==> lagoon: inputs <==
Design gemm_mem, start of the top module:
module gemm_mem(
  input wire clk,
  input wire rst,
  input wire out_rdy,
  input wire v0__read_req_rdy,
  input wire [31:0] v0__read_resp,
  input wire v0__read_resp_vld,
  input wire v0__write_completion_vld,
  input wire v0__write_req_rdy,
  input wire [31:0] v0_in,
  input wire v0_in_vld,
  input wire v1__read_req_rdy,
  input wire [31:0] v1__read_resp,
  input wire v1__read_resp_vld,
  input wire v1__write_completion_vld,
  input wire v1__write_req_rdy,
  input wire [31:0] v1_in,
  input wire v1_in_vld,
  input wire [31:0] C_rd_data,
  output wire [31:0] out,
  output wire out_vld,
  output wire [3:0] v0__read_req,
  output wire v0__read_req_vld,
  output wire v0__read_resp_rdy,
  output wire v0__write_completion_rdy,
  output wire [35:0] v0__write_req,
  output wire v0__write_req_vld,
  output wire v0_in_rdy,
  output wire [3:0] v1__read_req,
  output wire v1__read_req_vld,
  output wire v1__read_resp_rdy,
  output wire v1__write_completion_rdy,
  output wire [35:0] v1__write_req,
  output wire v1__write_req_vld,
  output wire v1_in_rdy,
  output wire [3:0] C_rd_addr,
  output wire C_rd_en,
  output wire [3:0] C_wr_addr,
  output wire [31:0] C_wr_data,
  output wire C_wr_en
);
==> flow/config.mk <==
export PLATFORM = sky130hd
export DESIGN_NAME = gemm_mem
export DESIGN_NICKNAME = gemm_mem
export VERILOG_FILES = /design/flow/design.v
export SDC_FILE = /design/flow/constraint.sdc
export NUM_CORES = 4
export LEC_CHECK = 0
export CAP_MARGIN = 20
export CORE_ASPECT_RATIO = 0.66
export CORE_MARGIN = 9
export CORE_UTILIZATION = 61
export CTS_CLUSTER_SIZE = 55
export MAX_ROUTING_LAYER = met4
export SETUP_SLACK_MARGIN = 0.65
export SLEW_MARGIN = 10
export TNS_END_PERCENT = 15
==> flow/constraint.sdc <==
create_clock -name core_clock -period 13.7 [get_ports {clk}]
set_input_delay 2.7400 -clock core_clock [delete_from_list [all_inputs] [get_ports {clk}]]
set_output_delay 2.7400 -clock core_clock [all_outputs]
set_load 0.01 [all_outputs]
run.sh (not shown) runs the stock make flow with config.mk's settings and CLKGATE_MAP_FILE=.
==> inputs of violet, as changes to lagoon <==
==> flow/config.mk (replaced) <==
export PLATFORM = sky130hd
export DESIGN_NAME = gemm_mem
export DESIGN_NICKNAME = gemm_mem
export VERILOG_FILES = /design/flow/design.v
export SDC_FILE = /design/flow/constraint.sdc
export NUM_CORES = 4
export LEC_CHECK = 0
export ABC_AREA = 0
export CAP_MARGIN = 20
export CORE_MARGIN = 2
export CORE_UTILIZATION = 65
export MAX_ROUTING_LAYER = met4
export SETUP_SLACK_MARGIN = 1.55
export SLEW_MARGIN = 20
==> flow/constraint.sdc (replaced) <==
create_clock -name core_clock -period 5.21 [get_ports {clk}]
set_input_delay 1.0420 -clock core_clock [delete_from_list [all_inputs] [get_ports {clk}]]
set_output_delay 1.0420 -clock core_clock [all_outputs]
set_load 0.01 [all_outputs]
==> inputs of zinc, as changes to lagoon <==
==> flow/config.mk (replaced) <==
export PLATFORM = sky130hd
export DESIGN_NAME = gemm_mem
export DESIGN_NICKNAME = gemm_mem
export VERILOG_FILES = /design/flow/design.v
export SDC_FILE = /design/flow/constraint.sdc
export NUM_CORES = 4
export LEC_CHECK = 0
export ABC_AREA = 1
export CAP_MARGIN = 20
export CORE_MARGIN = 2
export CORE_UTILIZATION = 71
export MAX_ROUTING_LAYER = met4
export PLACE_DENSITY = 0.78
export SLEW_MARGIN = 20
==> flow/constraint.sdc (replaced) <==
create_clock -name core_clock -period 6.4 [get_ports {clk}]
set_input_delay 1.2800 -clock core_clock [delete_from_list [all_inputs] [get_ports {clk}]]
set_output_delay 1.2800 -clock core_clock [all_outputs]
set_load 0.01 [all_outputs]
==> comparison <==
The lowest cell area belongs to lagoon, the highest to violet. The highest sequential power belongs to violet, the lowest to lagoon. Sequential cell count is the same in violet and lagoon. Of zinc and lagoon, lagoon has the higher die size (gap 21%, measured against lagoon). zinc produced a layout that fails on setup timing. lagoon went through all stages and came out clean. violet produced a layout that fails on setup timing. Global-route usage: zinc > violet > lagoon. First-iteration DRC count, lowest first: lagoon, violet, zinc. Critical path depth, highest first: violet, zinc, lagoon. Worst hold slack, highest first: violet, zinc, lagoon. Against zinc, the non-clock buffer count of violet is higher by 116. Between zinc and lagoon, the lower clock-buffer cell count is in lagoon (gap 2).


==> build 43: inputs <==
Starting RTL as in the previous note.
clock: 8.24 ns
lec_check: 0
abc_area: 1
cap_margin: 20
core_aspect_ratio: 0.96
core_margin: 2
core_utilization: 65
cts_cluster_diameter: 29
hold_slack_margin: 0.3
max_routing_layer: met4
slew_margin: 20
==> build 40: changes against build 43 <==
CORE_ASPECT_RATIO = unset   (was 0.96)
CORE_UTILIZATION = 72   (was 65)
CTS_CLUSTER_DIAMETER = unset   (was 29)
HOLD_SLACK_MARGIN = unset   (was 0.3)
MAX_ROUTING_LAYER = unset   (was met4)
PLACE_DENSITY = 0.76   (was unset)
==> flow/constraint.sdc (replaced) <==
create_clock -name core_clock -period 6.24 [get_ports {clk}]
set_input_delay 1.2480 -clock core_clock [delete_from_list [all_inputs] [get_ports {clk}]]
set_output_delay 1.2480 -clock core_clock [all_outputs]
set_load 0.01 [all_outputs]
==> trial 13: changes against build 43 <==
ABC_AREA = unset   (was 1)
CORE_ASPECT_RATIO = unset   (was 0.96)
CORE_UTILIZATION = 40   (was 65)
CTS_CLUSTER_DIAMETER = unset   (was 29)
HOLD_SLACK_MARGIN = unset   (was 0.3)
MAX_ROUTING_LAYER = unset   (was met4)
==> flow/constraint.sdc (replaced) <==
create_clock -name core_clock -period 7.78 [get_ports {clk}]
set_input_delay 1.5560 -clock core_clock [delete_from_list [all_inputs] [get_ports {clk}]]
set_output_delay 1.5560 -clock core_clock [all_outputs]
set_load 0.01 [all_outputs]
==> results.toml <==
# implementation run metrics
[global_route]
grt_use_met2_pct = 93.56
met3_usage_pct = 63.29

[status]
status = "stopped before the end"
error_line = "[ERROR GRT-0232] Routing congestion too high. Check the congestion heatmap in the GUI."
haltStage = "global routing"

[die]
die_w_um = 208.6
The numbers above come from build 40.

==> results.toml <==
# generated from flow reports
[detailed_routing]
wl_met2_um = 40190

[global_route]
grt_use_met2_pct = 60.60
met3_usage_pct = 6.112

[die]
die_w_um = 223.8

[status]
status = "no timing/DRC/antenna violations"
The numbers above come from build 43.

==> results.toml <==
# generated from flow reports
[global_route]
met3_usage_pct = 2.839
grt_use_met2_pct = 38.87

[min_path]
min_delay_path_depth = 2

[placement]
gp_congestion = 0.8925

[die]
die_w_um = 272.2

[status]
status = "no timing/DRC/antenna violations"
The numbers above come from trial 13.

Power is estimated from default activity; no workload was simulated.
